## top_nexys_a7
module top_nexys_a7 (
    input logic clock,       
    input logic reset,
    input logic hx711_data_in,
    output logic hx711_sclk_out,
    output logic [5:0] states_led,
    output logic [7:0] DDP,
    output logic [7:0] AN
);
Size: about 5700 cells after synthesis, ~620 flip-flops, about 26 I/O pins, ~0.050 mm2 of cells after synthesis.
Settings: LEC_CHECK=0, CAP_MARGIN=20, CORE_MARGIN=2, CORE_UTILIZATION=66, SETUP_SLACK_MARGIN=5.0, SLEW_MARGIN=20; clock period 26.7 ns.
run.sh (not shown) runs the stock make flow with config.mk's settings and CLKGATE_MAP_FILE=.
Next try:
ABC_AREA = 1   (was unset)
CORE_UTILIZATION = 72   (was 66)
CTS_CLUSTER_DIAMETER = 269   (was unset)
PLACE_DENSITY_LB_ADDON = 0.2   (was unset)
SETUP_SLACK_MARGIN = 4.9   (was 5.0)
clock period = 19.1 ns   (was 26.7 ns; I/O delays follow)
This time the run finished but fails on max-capacitance violations, max-slew violations, negative setup slack.
Area after synthesis falls by 1.8%.
Via count rises by 14%.
Design area falls by about 3.3%.
Routed wire length rises by about 13%.
Sequential cell count does not change.
Non-clock buffer count falls by 58.
Synthesized cell count rises by about 24%.
Global-route usage rises by 4.9 points.
Setup slack degrades by 2800 ps.
Next try:
CTS_CLUSTER_DIAMETER = unset   (was 269)
CTS_CLUSTER_SIZE = 74   (was unset)
PLACE_DENSITY = 0.92   (was unset)
PLACE_DENSITY_LB_ADDON = unset   (was 0.2)
SETUP_SLACK_MARGIN = 5.0   (was 4.9)
clock period = 19.3 ns   (was 19.1 ns; I/O delays follow)
Effect: The changed run finished with negative setup slack left; final area fell slightly; hold slack hardly moves; sequential power stays flat; total power fell slightly; via count rose slightly.
Next try:
ABC_AREA = unset   (was 1)
CORE_UTILIZATION = 40   (was 72)
CTS_CLUSTER_SIZE = unset   (was 74)
PLACE_DENSITY = unset   (was 0.92)
SETUP_SLACK_MARGIN = unset   (was 5.0)
clock period = 24.1 ns   (was 19.3 ns; I/O delays follow)
Effect: The new run completed, yet does not pass: negative setup slack; via count went down by roughly a tenth; register-to-register slack improved by 2600 ps; core utilization came out lower by 33 points; total power decreases by about a fifth; worst hold slack gains 8.0 ps; final cell count fell by a few percent; wire length falls by roughly a tenth; final area rises by a little under a tenth; flip-flop count is unchanged; worst setup slack improved by 1700 ps.
Next try:
CAP_MARGIN = 30   (was 20)
CORE_UTILIZATION = 72   (was 40)
PLACE_DENSITY = 0.63   (was unset)
SETUP_SLACK_MARGIN = -2.0   (was unset)
clock period = 21.7 ns   (was 24.1 ns; I/O delays follow)
=> The changed run ended with an error in global routing; synthesized cell count does not change; synthesized area is unchanged; die area falls by 44%.

---

Starting RTL as in the previous note.
make LEC_CHECK=0 CAP_MARGIN=10 CELL_PAD_IN_SITES_DETAIL_PLACEMENT=0 CELL_PAD_IN_SITES_GLOBAL_PLACEMENT=3 CORE_MARGIN=2 CORE_UTILIZATION=30 CTS_CLUSTER_SIZE=43 GPL_ROUTABILITY_DRIVEN=0 PLACE_DENSITY=0.39 SLEW_MARGIN=20 finish   # period 33.9 ns
Then changed:
- ABC_AREA: default -> 1
- CAP_MARGIN: 10 -> 0
- CELL_PAD_IN_SITES_DETAIL_PLACEMENT: 0 -> default
- CELL_PAD_IN_SITES_GLOBAL_PLACEMENT: 3 -> default
- CORE_UTILIZATION: 30 -> 72
- CTS_CLUSTER_DIAMETER: default -> 141
- CTS_CLUSTER_SIZE: 43 -> default
- GPL_ROUTABILITY_DRIVEN: 0 -> default
- PLACE_DENSITY: 0.39 -> 0.65
- clock period: 33.9 -> 19.1 ns (I/O delays scaled with it)
The new run reached the layout checks and failed them: negative setup slack. Wire length goes down by 7.5%. Sequential power came out higher by 78%. Power is higher by 63%. Area after synthesis fell by 1.8%. Setup slack loses 3.0 ns. Core utilization grows by 49 points. Worst hold slack stays flat. Critical path depth went up by 27.
Then changed:
- ABC_AREA: 1 -> default
- CAP_MARGIN: 0 -> 20
- CORE_UTILIZATION: 72 -> 65
- CTS_CLUSTER_DIAMETER: 141 -> default
- PLACE_DENSITY: 0.65 -> default
- clock period: 19.1 -> 19.3 ns (I/O delays scaled with it)
The new run finished but failed the layout checks on negative setup slack.
Routed wire length goes up by 2.3%.
Via count drops by 2.1%.
Worst hold slack is worse by 0.0052 ns.
Total power rises by 0.85%.
Flip-flop count stays the same.
Global-route usage decreases by 1.5 points.
Then changed:
- CAP_MARGIN: 20 -> 0
- CORE_UTILIZATION: 65 -> 72
- CTS_CLUSTER_DIAMETER: default -> 381
- SETUP_SLACK_MARGIN: default -> 2.16
- clock period: 19.3 -> 15.0 ns (I/O delays scaled with it)
What happened: The changed run aborted during global routing (5_1_grt) with GRT-0232. Die size fell by roughly a tenth. Synthesized area does not change. Synthesized cell count is unchanged.
Then changed:
- ABC_AREA: default -> 1
- CAP_MARGIN: 0 -> 20
- CORE_UTILIZATION: 72 -> 68
- CTS_CLUSTER_DIAMETER: 381 -> default
- SETUP_SLACK_MARGIN: 2.16 -> default
- clock period: 15.0 -> 43.1 ns (I/O delays scaled with it)
The new run completed with no timing, DRC or antenna violations; area after synthesis goes down by about 1.8%; die size went up by 3.9%; synthesized cell count grows by about 24%.

---

== build 2 ==
top_nexys_a7 again, from the RTL that the note above started with.
make LEC_CHECK=0 CAP_MARGIN=20 CELL_PAD_IN_SITES_GLOBAL_PLACEMENT=3 CORE_MARGIN=7 CORE_UTILIZATION=56 CTS_CLUSTER_SIZE=70 GPL_ROUTABILITY_DRIVEN=0 GPL_TIMING_DRIVEN=0 MIN_ROUTING_LAYER=met1 PLACE_DENSITY_LB_ADDON=0.08 SLEW_MARGIN=20 finish   # period 29.5 ns
The flow ended early for build 2: it failed with a tool error in global placement without I/O.
> inputs changed (build 2 -> build 24)
- MIN_ROUTING_LAYER no longer set, was met1
- CTS_CLUSTER_SIZE no longer set, was 70
- PLACE_DENSITY_LB_ADDON no longer set, was 0.08
- CORE_UTILIZATION now 40, was 56
- GPL_ROUTABILITY_DRIVEN no longer set, was 0
- GPL_TIMING_DRIVEN no longer set, was 0
- CELL_PAD_IN_SITES_GLOBAL_PLACEMENT no longer set, was 3
- CORE_MARGIN now 2, was 7
- the clock period (ns, I/O delays scaled along) now 34.4, was 29.5
==> comparison <==
Build 24 | stages: all done | timing, DRC, antenna: all pass. In the summary table, build 2 is marked failed, with error FLW-0024 raised in global placement without I/O. Per the comparison of build 24 with build 2, initial core utilization shrank by 16 points, synthesis-stage register bit count has remained practically unchanged, combined area of all synthesized cells level, core footprint higher.
Edits applied to the flow inputs when going from build 24 to build 98:
- an added SETUP_SLACK_MARGIN of 2.16
- a change of CORE_UTILIZATION from 40 to 72
- an added CTS_CLUSTER_SIZE of 22
- an added CTS_CLUSTER_DIAMETER of 29
- a change of the clock period (ns, I/O delays scaled along) from 34.4 to 15.0
Notes after the runs:
Status(build 98) = ERROR, stage = global routing. On number of buffers added by the clock tree synthesis step: between build 24 and build 98, it ends up higher for build 98. Relative to build 24, vertical extent of the die decreased by 90 µm in build 98. Taking build 24 as the reference point, the post-place setup slack of build 98 falls by 10830 ps. Total core area, build 24 and build 98, lower one = build 98. Of build 98 and build 24, it is build 98 that has the higher count of cells resized by post-cts repair.
Relative to build 98, the following input files were edited for build 57:
- removing SETUP_SLACK_MARGIN (formerly 2.16)
- setting ABC_AREA to 1 for the first time
- changing CTS_CLUSTER_DIAMETER from 29 to 234
- changing CAP_MARGIN from 20 to 10
- removing CTS_CLUSTER_SIZE (formerly 22)
- setting PLACE_DENSITY to 0.65 for the first time
- changing the clock period (ns, I/O delays scaled along) from 15.0 to 19.1
==> comparison <==
- Relative to build 98, the synthesized area per cell of build 57 is lower by about 20%.
- Compared with build 98, build 57 shows a die footprint that is about 1.8% lower.
- Relative to build 98, the number of post-CTS setup repair buffers of build 57 is lower by 32.
- Sequential share of the synthesized area was lower in the run labelled build 98.
- In build 57 the implementation ran to completion but is not tape-out ready, as the final checks report setup timing.
- Build 57 vs build 98: die outline height down slightly
- Sort build 98 and build 57 by width of the die, ascending, and build 57 comes first.
- Compared to build 98, build 57 has xor and xnor fraction of the mapped netlist area 3.3 points lower.
- TritonCTS buffer count shrinks by more than a quarter when moving from build 98 to build 57.
- Of build 98 and build 57, the higher post-synthesis cell area belongs to build 98.
- Build 57 ended with less chip area from the yosys synthesis statistics than build 98.
The inputs of build 53 differ from those of build 57 as listed below.
- SETUP_SLACK_MARGIN newly set to -0.36
- CTS_CLUSTER_DIAMETER changed from 234 to 400
- CTS_CLUSTER_SIZE newly set to 10
- CAP_MARGIN changed from 10 to 20
- PLACE_DENSITY changed from 0.65 to 0.39
Findings:
- Status for build 53 and build 57: no clean run
- Nothing crashed in build 57 and all stages finished; the problem is that the final layout failed, the offending checks being setup timing.
- Net switching fraction of the power was lower in build 57 than in build 53.
- Clock tree buffer count of the final layout, build 53 vs build 57: down by a few percent
- Compared with build 57, build 53 shows area of all placed cells without fillers lower by about 1.4%.
- Build 53 vs build 57, sequential share of power went up by 1.6 points.
- Side by side, number of gates on the worst path with buffers counted turned out higher in build 53 than in build 57.
- Build 57 -> build 53: depth of the worst register-to-register path delta 0, exact match
Power is estimated from default activity; no workload was simulated.
